// cordic
module cordic 	(input op_mode,
		input [15:0] x_coordinate,
		input [15:0] y_coordinate,
		input [15:0] rotate_amount,
		input clock,
		input reset,
		output reg [15:0] x_or_phase_out,
		output reg [15:0] y_or_size_out
		);
Size in the first run: roughly 7200 cells after synthesis, ~470 flip-flops, roughly 83 I/O pins, roughly 56000 um2 of cells after synthesis.
Settings: LEC_CHECK=0, ABC_AREA=0, CAP_MARGIN=15, CORE_ASPECT_RATIO=1.16, CORE_MARGIN=2, CORE_UTILIZATION=16, CTS_CLUSTER_DIAMETER=92, CTS_CLUSTER_SIZE=21, GPL_ROUTABILITY_DRIVEN=1, MIN_ROUTING_LAYER=met1, PLACE_DENSITY=0.77, SETUP_SLACK_MARGIN=-0.31, SLEW_MARGIN=10; clock period 15.9 ns.
run.sh (not shown) runs the stock make flow with config.mk's settings and CLKGATE_MAP_FILE=.
Next try:
ABC_AREA = 1   (was 0)
CORE_ASPECT_RATIO = 1.81   (was 1.16)
CORE_MARGIN = 9   (was 2)
CTS_CLUSTER_DIAMETER = 196   (was 92)
CTS_CLUSTER_SIZE = unset   (was 21)
PLACE_DENSITY = unset   (was 0.77)
PLACE_DENSITY_LB_ADDON = 0.16   (was unset)
SETUP_SLACK_MARGIN = 2.08   (was -0.31)
Outcome: Clock-buffer cell count climbs by 67. Non-clock buffer count fell by 193.
Next try:
CORE_MARGIN = 2   (was 9)
CORE_UTILIZATION = 71   (was 16)
PLACE_DENSITY_LB_ADDON = 0.07   (was 0.16)
SETUP_SLACK_MARGIN = 0.32   (was 2.08)
clock period = 12.6 ns   (was 15.9 ns; I/O delays follow)
What happened: The changed run died in global routing (5_1_grt) (GRT-0232). Synthesized area does not change. Die area came out lower by 78%. Synthesized cell count is unchanged.
Next try:
CORE_UTILIZATION = 58   (was 71)
PLACE_DENSITY_LB_ADDON = unset   (was 0.07)
SETUP_SLACK_MARGIN = unset   (was 0.32)
clock period = 7.15 ns   (was 12.6 ns; I/O delays follow)
With this change the flow reached the layout checks and failed them: negative setup slack.
Die area rises by 22%.
Synthesized cell count is unchanged.
Area after synthesis does not change.
Next try:
CAP_MARGIN = 20   (was 15)
CORE_ASPECT_RATIO = unset   (was 1.81)
CORE_UTILIZATION = 40   (was 58)
CTS_CLUSTER_DIAMETER = unset   (was 196)
GPL_ROUTABILITY_DRIVEN = unset   (was 1)
MIN_ROUTING_LAYER = unset   (was met1)
SLEW_MARGIN = 20   (was 10)
clock period = 13.8 ns   (was 7.15 ns; I/O delays follow)
Outcome: The new run finished clean. Global-route usage falls by 19 points. Final cell count falls by 2.7%. Via count falls by 12%. Final area falls by 12%. Routed wire length falls by 22%. Sequential share of layout area rises by 2.2 points. Worst setup slack improves by 6300 ps.

---

Setup of the baseline:
Starting RTL as in the previous note.
export LEC_CHECK = 0
export ABC_AREA = 0
export CAP_MARGIN = 20
export CORE_MARGIN = 6
export CORE_UTILIZATION = 22
export CTS_CLUSTER_SIZE = 34
export GPL_ROUTABILITY_DRIVEN = 0
export MAX_ROUTING_LAYER = met5
export PLACE_DENSITY = 0.47
export SLEW_MARGIN = 20
create_clock -name core_clock -period 16.0 [get_ports {clock}]
#### Input delta (the candidate over the baseline)
Settings: a deleted PLACE_DENSITY that had been 0.47; a change of ABC_AREA from 0 to 1; a change of GPL_ROUTABILITY_DRIVEN from 0 to 1; an added PLACE_DENSITY_LB_ADDON of 0.02; a change of MAX_ROUTING_LAYER from met5 to met4.
[summary]
Delta (the candidate minus the baseline): initial antenna violation count rose 12; cell area after layout fell about 0.46%; placement-stage cell area rose 270 um^2.

---

Starting RTL as in the previous note.
make LEC_CHECK=0 ABC_AREA=1 CAP_MARGIN=15 CORE_ASPECT_RATIO=1.1 CORE_MARGIN=2 CORE_UTILIZATION=72 CTS_CLUSTER_DIAMETER=196 GPL_ROUTABILITY_DRIVEN=1 HOLD_SLACK_MARGIN=-0.08 MAX_ROUTING_LAYER=met4 MIN_ROUTING_LAYER=met1 SETUP_SLACK_MARGIN=-0.59 SLEW_MARGIN=10 finish   # period 10.3 ns
The first run died in global routing (5_1_grt), error GRT-0232.
Then changed:
==> flow/config.mk (replaced) <==
export PLATFORM = sky130hd
export DESIGN_NAME = cordic
export DESIGN_NICKNAME = cordic
export VERILOG_FILES = /design/flow/design.v
export SDC_FILE = /design/flow/constraint.sdc
export NUM_CORES = 4
export LEC_CHECK = 0
export ABC_AREA = 1
export CAP_MARGIN = 20
export CORE_MARGIN = 2
export CORE_UTILIZATION = 40
export SLEW_MARGIN = 20
==> flow/constraint.sdc (replaced) <==
create_clock -name core_clock -period 16.0 [get_ports {clock}]
set_input_delay 3.2000 -clock core_clock [delete_from_list [all_inputs] [get_ports {clock}]]
set_output_delay 3.2000 -clock core_clock [all_outputs]
set_load 0.01 [all_outputs]
The changed run completed with no timing, DRC or antenna violations.
Area after synthesis stays the same.
Synthesized cell count stays the same.
Die area grows by about 80%.

---

job 7730:
The RTL this note starts from:
==> flow/design.v <==
module cordic_stage 	(input [15:0] x,
			input [15:0] y,
			input [15:0]z,
			input mode,
			input reset,
			input clock,
			input [2:0] stage,
			output reg [15:0] x_out,
			output reg [15:0] y_out,
			output reg [15:0] z_out,
			output reg mode_out,
			output [2:0] stage_out);
		reg [15:0] atan;
		always @*
		begin
			case (stage) 
				3'b000 : atan = 16'b0_0000000_11001001;
				3'b001 : atan = 16'b0_0000000_01110110;
				3'b010 : atan = 16'b0_0000000_00111110;
				3'b011 : atan = 16'b0_0000000_00011111;
				3'b100 : atan = 16'b0_0000000_00001111;
				3'b101 : atan = 16'b0_0000000_00000111;
				3'b110 : atan = 16'b0_0000000_00000011;
				3'b111 : atan = 16'b0_0000000_00000001;
			endcase
		end
		assign stage_out = stage + 1;
		always @(posedge clock or negedge reset)
		begin
			if (~reset)
			begin
				x_out <= 0;
				y_out <= 0;
				z_out <= 0;
				mode_out <= 0;
			end
			else
			begin
				mode_out <= mode;
				if (mode == 0)
				begin
					if (z[15] == 0)
					begin
						case (x[15]^y[15])
							1'b0 : x_out <= (x[14:0] > (y[14:0] >> stage) ) ? 
									{x[15], x[14:0] - (y[14:0] >> stage)} :
									{~x[15],(y[14:0] >> stage) - x[14:0]}; 
							1'b1 : x_out <= {x[15], x[14:0] + (y[14:0] >> stage)};
						endcase
						case (x[15]^y[15])
							1'b1 : y_out <= (y[14:0] > (x[14:0] >> stage) ) ? 
									{y[15], y[14:0] - (x[14:0] >> stage)} :
									{~y[15],(x[14:0] >> stage) - y[14:0]}; 
							1'b0 : y_out <= {y[15], y[14:0] + (x[14:0] >> stage)};
						endcase
						z_out <= (z[14:0] > atan[14:0]) ? z - atan : {~z[15],atan[14:0] - z[14:0]};
					end
					else
					begin
						case (x[15]^y[15])
							1'b1 : x_out <= (x[14:0] > (y[14:0] >> stage) ) ? 
									{x[15], x[14:0] - (y[14:0] >> stage)} :
									{~x[15],(y[14:0] >> stage) - x[14:0]};
							1'b0 : x_out <= {x[15], x[14:0] + (y[14:0] >> stage)};
						endcase
						case (x[15]^y[15])
							1'b0 : y_out <= (y[14:0] > (x[14:0] >> stage) ) ? 
									{y[15], y[14:0] - (x[14:0] >> stage)} :
									{~y[15],(x[14:0] >> stage) - y[14:0]};
							1'b1 : y_out <= {y[15], y[14:0] + (x[14:0] >> stage)};
						endcase
						z_out <= (z[14:0] > atan[14:0]) ? z - atan : {~z[15],atan[14:0] - z[14:0]};
					end
				end
				else
				begin
					if (y[15] == 1)
					begin
						case (x[15]^y[15])
							1'b0 : x_out <= (x[14:0] > (y[14:0] >> stage) ) ? 
									{x[15], x[14:0] - (y[14:0] >> stage)} :
									{~x[15],(y[14:0] >> stage) - x[14:0]};
							1'b1 : x_out <= {x[15], x[14:0] + (y[14:0] >> stage)};
						endcase
						case (x[15]^y[15])
							1'b1 : y_out <= (y[14:0] > (x[14:0] >> stage) ) ? 
									{y[15], y[14:0] - (x[14:0] >> stage)} :
									{~y[15],(x[14:0] >> stage) - y[14:0]}; 
							1'b0 : y_out <= {y[15], y[14:0] + (x[14:0] >> stage)};
						endcase
						case (z[15])
							1'b0 : z_out <= (z[14:0] > atan[14:0]) ? 
									{z[15], z[14:0] - atan[14:0]} :
									{~z[15],atan[14:0] - z[14:0]};
							1'b1 : z_out <= {z[15], z[14:0] + atan[14:0]};
						endcase
					end
					else
					begin
						case (x[15]^y[15])
							1'b1 : x_out <= (x[14:0] > (y[14:0] >> stage) ) ? 
									{x[15], x[14:0] - (y[14:0] >> stage)} :
									{~x[15],(y[14:0] >> stage) - x[14:0]};
							1'b0 : x_out <= {x[15], x[14:0] + (y[14:0] >> stage)};
						endcase
						case (x[15]^y[15])
							1'b0 : y_out <= (y[14:0] > (x[14:0] >> stage) ) ? 
									{y[15], y[14:0] - (x[14:0] >> stage)} :
									{~y[15],(x[14:0] >> stage) - y[14:0]};
							1'b1 : y_out <= {y[15], y[14:0] + (x[14:0] >> stage)};
						endcase
						case (z[15])
							1'b1 : z_out <= (z[14:0] > atan[14:0]) ? 
									{z[15], z[14:0] - atan[14:0]} :
									{~z[15],atan[14:0] - z[14:0]}; 
							1'b0 : z_out <= {z[15], z[14:0] + atan[14:0]};
						endcase
					end
				end
			end
		end
endmodule
module cordic 	(input op_mode,
		input [15:0] x_coordinate,
		input [15:0] y_coordinate,
		input [15:0] rotate_amount,
		input clock,
		input reset,
		output reg [15:0] x_or_phase_out,
		output reg [15:0] y_or_size_out
		);
		reg [15:0] x_in;
		reg [15:0] y_in;
		reg [15:0] z_in;
		reg mode_in;
		wire [15:0] connections_x [7:0];
		wire [15:0] connections_y [7:0];
		wire [15:0] connections_z [7:0];
		wire connections_mode [7:0];
		wire [2:0] connections_stage [7:0];
		wire [15:0] outx;
		wire [15:0] outy;
		wire [15:0] outz;
		wire [32:0] holderx;
		wire [14:0] divx;
		wire [14:0] divy;
		wire [32:0] holdery;
		assign outx = connections_x[7];
		assign outy = connections_y[7];
		assign outz = connections_z[7];
		assign holderx = outx[14:0];
		assign divx = (holderx << 8) / 15'b00000001_10100101;
		assign holdery = outy[14:0];
		assign divy = (holdery << 8) / 15'b00000001_10100101;
		always @(posedge clock or negedge reset)
		begin
			if (~reset)
			begin
				x_in <= 0;
				y_in <= 0;
				z_in <= 0;
				x_or_phase_out <= 0;
				y_or_size_out <= 0;
			end
			else
			begin
				mode_in <= op_mode;
				if (connections_mode[7] == 0)
				begin
					x_or_phase_out <= {outx[15], divx};
					y_or_size_out <= {outy[15], divy};
				end
				else
				begin
					y_or_size_out <= {outx[15], divx};
					x_or_phase_out <= outz;
				end
				if(op_mode == 0)
				begin
					if (rotate_amount[14:0] <= (15'b0000011_00100100 >> 1))
					begin
						z_in <= rotate_amount;
						x_in <= x_coordinate;
						y_in <= y_coordinate;
					end
					else
					begin
						if (rotate_amount[15] == 1)
						begin
							x_in <= y_coordinate;
							y_in <= {~x_coordinate[15],x_coordinate[14:0]};
							z_in <= {rotate_amount[15],rotate_amount[14:0] - (15'b0000011_00100100 >> 1)};
						end
						else
						begin
							y_in <= x_coordinate;
							x_in <= {~y_coordinate[15],y_coordinate[14:0]};
							z_in <= rotate_amount - (16'b0_0000011_00100100>>1);
						end
					end
				end
				else
				begin
					if (x_coordinate[15] == 0)
					begin
						z_in <= 0;
						x_in <= x_coordinate;
						y_in <= y_coordinate;
					end
					else
					begin
						if (y_coordinate[15] == 0)
						begin
							x_in <= y_coordinate;
							y_in <= {~x_coordinate[15],x_coordinate[14:0]};
							z_in <= (16'b0_0000011_00100100 >> 1);
						end
						else
						begin
							y_in <= x_coordinate;
							x_in <= {~y_coordinate[15],y_coordinate[14:0]};
							z_in <= 16'b1_0000001_10010010;  
						end
					end
				end
			end
		end
		wire [2:0] gnd;
		assign gnd = 0;
		cordic_stage s0 (x_in, y_in, z_in, mode_in, reset, clock, gnd,
				 connections_x[0], connections_y[0], connections_z[0], connections_mode[0], connections_stage[0]);
		genvar i;
		generate
			for (i = 1; i < 8; i = i + 1) begin : stages
				cordic_stage  s0 (connections_x[i - 1],
							connections_y[i - 1],
							connections_z[i - 1],
							connections_mode[i - 1],
							reset,
							clock,
							connections_stage[i - 1],
							connections_x[i], 
							connections_y[i],
							connections_z[i],
							connections_mode[i],
							connections_stage[i]);
			end
		endgenerate
endmodule
export LEC_CHECK = 0
export ABC_AREA = 0
export CAP_MARGIN = 35
export CORE_ASPECT_RATIO = 1.16
export CORE_MARGIN = 4
export CORE_UTILIZATION = 16
export CTS_CLUSTER_DIAMETER = 98
export CTS_CLUSTER_SIZE = 16
export GPL_ROUTABILITY_DRIVEN = 1
export MIN_ROUTING_LAYER = met1
export PLACE_DENSITY = 0.77
export SETUP_SLACK_MARGIN = -0.86
export SLEW_MARGIN = 10
export TNS_END_PERCENT = 15
create_clock -name core_clock -period 15.9 [get_ports {clock}]
Job 7730 finished every stage; the final checks, however, were not passed, the failures being negative setup slack.
> inputs changed (job 7730 -> job 2836)
# job 7730
export LEC_CHECK = 0
export ABC_AREA = 0
export CAP_MARGIN = 35
export CORE_ASPECT_RATIO = 1.16
export CORE_MARGIN = 4
export CORE_UTILIZATION = 16
export CTS_CLUSTER_DIAMETER = 98
export CTS_CLUSTER_SIZE = 16
export GPL_ROUTABILITY_DRIVEN = 1
export MIN_ROUTING_LAYER = met1
export PLACE_DENSITY = 0.77
export SETUP_SLACK_MARGIN = -0.86
export SLEW_MARGIN = 10
export TNS_END_PERCENT = 15
create_clock -name core_clock -period 15.9 [get_ports {clock}]
# job 2836
export LEC_CHECK = 0
export ABC_AREA = 0
export CAP_MARGIN = 15
export CORE_ASPECT_RATIO = 1.81
export CORE_MARGIN = 2
export CORE_UTILIZATION = 16
export CTS_CLUSTER_DIAMETER = 92
export GPL_ROUTABILITY_DRIVEN = 1
export MIN_ROUTING_LAYER = met1
export PLACE_DENSITY = 0.77
export SLEW_MARGIN = 10
create_clock -name core_clock -period 15.9 [get_ports {clock}]
Findings:
Job 2836 did not stop at any stage, and its layout met the timing, DRC and antenna checks.
Diff job 7730 -> job 2836: detailed route wirelength on metal3 went down by 26%, placed wire-length estimate after detailed placement rose by 9300 µm, pin slew with the least headroom to its limit up 0.13 ns.
Note that the routed metal-1 wire length recorded for job 2836 amounts to 0.896 times the value seen in job 7730.
Signed area change from the synthesized netlist to the final layout (higher): job 2836
#### Input delta (job 7729 over job 2836)
# job 2836
export LEC_CHECK = 0
export ABC_AREA = 0
export CAP_MARGIN = 15
export CORE_ASPECT_RATIO = 1.81
export CORE_MARGIN = 2
export CORE_UTILIZATION = 16
export CTS_CLUSTER_DIAMETER = 92
export GPL_ROUTABILITY_DRIVEN = 1
export MIN_ROUTING_LAYER = met1
export PLACE_DENSITY = 0.77
export SLEW_MARGIN = 10
create_clock -name core_clock -period 15.9 [get_ports {clock}]
# job 7729
export LEC_CHECK = 0
export ABC_AREA = 1
export CAP_MARGIN = 20
export CORE_MARGIN = 2
export CORE_UTILIZATION = 29
export SLEW_MARGIN = 20
create_clock -name core_clock -period 13.8 [get_ports {clock}]
--- outcome ---
Job 7729: full flow OK, the timing, DRC and antenna checks passed. From job 2836 to job 7729 the numbers moved as follows: global-route wire length before repair went up by 9.3%, worst setup slack went up by 0.51 ns, chip area estimate from yosys synthesis went up by 1700 µm², non-clock buffer count went down by about 60%, count of library flops with an enable pin was more or less identical. The achievable clock frequency in job 2836 is 0.830 times that in job 7729. Summary: with job 2836 as the reference, via count of the first global-routing pass in job 7729 moved up by a few percent. Diff job 2836..job 7729 | DRC violation count after routing | unchanged.
Modified inputs, job 8785 compared to job 7729
# job 7729
export LEC_CHECK = 0
export ABC_AREA = 1
export CAP_MARGIN = 20
export CORE_MARGIN = 2
export CORE_UTILIZATION = 29
export SLEW_MARGIN = 20
create_clock -name core_clock -period 13.8 [get_ports {clock}]
# job 8785
export LEC_CHECK = 0
export ABC_AREA = 1
export CAP_MARGIN = 20
export CORE_MARGIN = 2
export CORE_UTILIZATION = 72
export CTS_CLUSTER_DIAMETER = 263
export PLACE_DENSITY_LB_ADDON = 0.01
export SETUP_SLACK_MARGIN = 1.14
export SLEW_MARGIN = 20
create_clock -name core_clock -period 3.93 [get_ports {clock}]
Findings:
- The flow ended early for job 8785: it failed with a tool error in 5_1_grt.
- In the floorplan summary, job 8785 is listed with a die area less than that of job 7729.
- Compared with job 7729, in job 8785 number of levels in the clock H-tree now sits at about the same level, post-synthesis share of cell area spent on and-or and or-and gates now sits at about the same level, pre-CTS worst setup slack now sits lower.
- In job 8785, the placeable core region came out 60% below the value in job 7729.
